== TR ==
Design LSTM, start of the top module:
module LSTM(clk, Of, En, Ci, Cip, In, Ui, Uf, Uk, Uo, Wi, Wk, Wf, Wo, Vo, Bi, Bo, Bf, Bk, PrevH, Cout, Hout);
clock: 90.9 ns
lec_check: 0
abc_area: 1
cap_margin: 20
cell_pad_in_sites_detail_placement: 0
cell_pad_in_sites_global_placement: 2
core_margin: 2
core_utilization: 58
cts_cluster_diameter: 368
cts_cluster_size: 70
gpl_routability_driven: 1
hold_slack_margin: -0.08
min_routing_layer: met1
slew_margin: 20
run.sh (not shown) runs the stock make flow with config.mk's settings and CLKGATE_MAP_FILE=.
For TR, the flow was terminated by a tool error in global placement without I/O and produced no final design.
Edits applied to the flow inputs when going from TR to AL:
- a deleted ABC_AREA that had been 1
- a deleted CELL_PAD_IN_SITES_DETAIL_PLACEMENT that had been 0
- a deleted CTS_CLUSTER_SIZE that had been 70
- a deleted CTS_CLUSTER_DIAMETER that had been 368
- a change of CORE_UTILIZATION from 58 to 36
- a deleted CELL_PAD_IN_SITES_GLOBAL_PLACEMENT that had been 2
- a deleted GPL_ROUTABILITY_DRIVEN that had been 1
- a deleted MIN_ROUTING_LAYER that had been met1
- a deleted HOLD_SLACK_MARGIN that had been -0.08
- a change of the clock period (ns, I/O delays scaled along) from 90.9 to 44.2
Notes after the runs:
- Between TR and AL, the flow reports number of unique standard cell types used by synthesis increasing by more than 10%.
- TR → AL: area figure in the yosys stat output went down by about 8%; area after synthesis went down by 8.1%; share of synthesized cell area in and-or and or-and compound cells went up by 2.7 points; parity-gate share of the synthesized area counting xor and xnor cells went up by 3.9 points.
- Vertical die size | AL above TR
- AL reached the end of the flow, and the finished layout is clean on the timing, DRC and antenna checks.

---

== exp/raven ==
LSTM again, from the RTL that the note above started with.
clock: 25.5 ns
lec_check: 0
abc_area: 1
cap_margin: 20
core_margin: 2
core_utilization: 71
cts_cluster_diameter: 235
cts_cluster_size: 72
hold_slack_margin: -0.08
max_routing_layer: met4
place_density: 0.37
setup_slack_margin: 5.0
slew_margin: 20
tns_end_percent: 5
Although exp/raven finished all stages, its layout failed final checks on setup timing.
Inputs modified between exp/raven and exp/ember:
# exp/raven
export LEC_CHECK = 0
export ABC_AREA = 1
export CAP_MARGIN = 20
export CORE_MARGIN = 2
export CORE_UTILIZATION = 71
export CTS_CLUSTER_DIAMETER = 235
export CTS_CLUSTER_SIZE = 72
export HOLD_SLACK_MARGIN = -0.08
export MAX_ROUTING_LAYER = met4
export PLACE_DENSITY = 0.37
export SETUP_SLACK_MARGIN = 5.0
export SLEW_MARGIN = 20
export TNS_END_PERCENT = 5
create_clock -name core_clock -period 25.5 [get_ports {clk}]
# exp/ember
export LEC_CHECK = 0
export CAP_MARGIN = 20
export CORE_MARGIN = 2
export CORE_UTILIZATION = 58
export SLEW_MARGIN = 20
export TNS_END_PERCENT = 5
create_clock -name core_clock -period 36.7 [get_ports {clk}]
Re register-to-register slack: exp/ember is 11.44 ns up on exp/raven. In the flow results for exp/ember and exp/raven, the total wirelength of the detailed-routed design is larger on exp/raven. The flow completed for exp/ember, but it is not clean: the layout still shows setup timing. Instance tally after logic synthesis, exp/ember and exp/raven: higher on exp/raven. Of exp/ember and exp/raven, it is exp/ember that has the higher combinational gate area.
[inputs] exp/indigo vs exp/ember
# exp/ember
export LEC_CHECK = 0
export CAP_MARGIN = 20
export CORE_MARGIN = 2
export CORE_UTILIZATION = 58
export SLEW_MARGIN = 20
export TNS_END_PERCENT = 5
create_clock -name core_clock -period 36.7 [get_ports {clk}]
# exp/indigo
export LEC_CHECK = 0
export CAP_MARGIN = 20
export CORE_MARGIN = 2
export CORE_UTILIZATION = 56
export SETUP_SLACK_MARGIN = 4.53
export SLEW_MARGIN = 20
create_clock -name core_clock -period 24.5 [get_ports {clk}]
Notes after the runs:
~same global-route usage in exp/ember and exp/indigo. Relative to exp/ember, fraction of the core area occupied by cells at floorplan decreased by 2.1 points in exp/indigo. Cell area after layout in exp/indigo is 1.8% above exp/ember. In exp/indigo the implementation completed, yet the final layout does not meet the checks, the culprit being setup timing. Per the comparison of exp/indigo with exp/ember, core area shows an increase of 3.7%, share of cell area taken by flip-flops and latches shows no meaningful change, wire length reported by the detailed router shows an increase of about 4.3%. From exp/indigo to exp/ember, mapped cell area did not move at all. In exp/indigo, instance count on the critical path is lower than in exp/ember. In the metrics for exp/ember and exp/indigo, the one carrying the lower first-iteration DRC count is exp/ember. | routed length on met1 | exp/indigo vs exp/ember | about 2.4% higher |.

---

Starting RTL as in the previous note.
export LEC_CHECK = 0
export ABC_AREA = 1
export CAP_MARGIN = 5
export CELL_PAD_IN_SITES_DETAIL_PLACEMENT = 0
export CELL_PAD_IN_SITES_GLOBAL_PLACEMENT = 0
export CORE_MARGIN = 2
export CORE_UTILIZATION = 72
export CTS_CLUSTER_DIAMETER = 42
export CTS_CLUSTER_SIZE = 15
export GPL_ROUTABILITY_DRIVEN = 1
export HOLD_SLACK_MARGIN = -0.07
export MAX_ROUTING_LAYER = met4
export MIN_ROUTING_LAYER = met1
export PLACE_DENSITY_LB_ADDON = 0.28
export SETUP_SLACK_MARGIN = -1.43
export SLEW_MARGIN = 30
create_clock -name core_clock -period 31.9 [get_ports {clk}]
The first run completed and failed the layout checks on setup timing.
Change:
- CAP_MARGIN: 5 -> 20
- CELL_PAD_IN_SITES_DETAIL_PLACEMENT: 0 -> not set
- CELL_PAD_IN_SITES_GLOBAL_PLACEMENT: 0 -> not set
- CTS_CLUSTER_DIAMETER: 42 -> 236
- CTS_CLUSTER_SIZE: 15 -> not set
- GPL_ROUTABILITY_DRIVEN: 1 -> not set
- HOLD_SLACK_MARGIN: -0.07 -> not set
- MAX_ROUTING_LAYER: met4 -> not set
- MIN_ROUTING_LAYER: met1 -> not set
- PLACE_DENSITY: not set -> 0.81
- PLACE_DENSITY_LB_ADDON: 0.28 -> not set
- SETUP_SLACK_MARGIN: -1.43 -> not set
- SLEW_MARGIN: 30 -> 20
- clock period: 31.9 -> 37.1 ns (I/O delays scaled with it)
=> The new run finished with setup timing left. First-iteration DRC count fell by 26%. Design area fell by 0.48%. Non-clock buffer count fell by 9. Wire length fell by 7.2%. Worst setup slack improves by 3.3 ns. Final cell count fell by 0.31%. Critical path depth is unchanged. Via count fell by 3.1%. Worst hold slack degrades by 0.074 ns.
Change:
- ABC_AREA: 1 -> not set
- CORE_UTILIZATION: 72 -> 65
- CTS_CLUSTER_DIAMETER: 236 -> not set
- PLACE_DENSITY: 0.81 -> not set
- clock period: 37.1 -> 36.7 ns (I/O delays scaled with it)
- The new run finished but failed the layout checks on setup timing
- die size goes up by 1.8%
- flip-flop count does not change
- setup slack degrades by 0.37 ns
- synthesized area went down by 8.1%
- routed wire length shrinks by 12%
- final cell count fell by 21%
- design area falls by 6.4%
- hold slack gets better by 0.034 ns
Change:
- CORE_UTILIZATION: 65 -> 68
- CTS_CLUSTER_SIZE: not set -> 97
- PLACE_DENSITY: not set -> 0.37
- clock period: 36.7 -> 41.1 ns (I/O delays scaled with it)
The new run ran to the end with violations: setup timing. Final cell count is lower by 3.5%. Die area goes down by 4.3%. Clock skew is about the same.
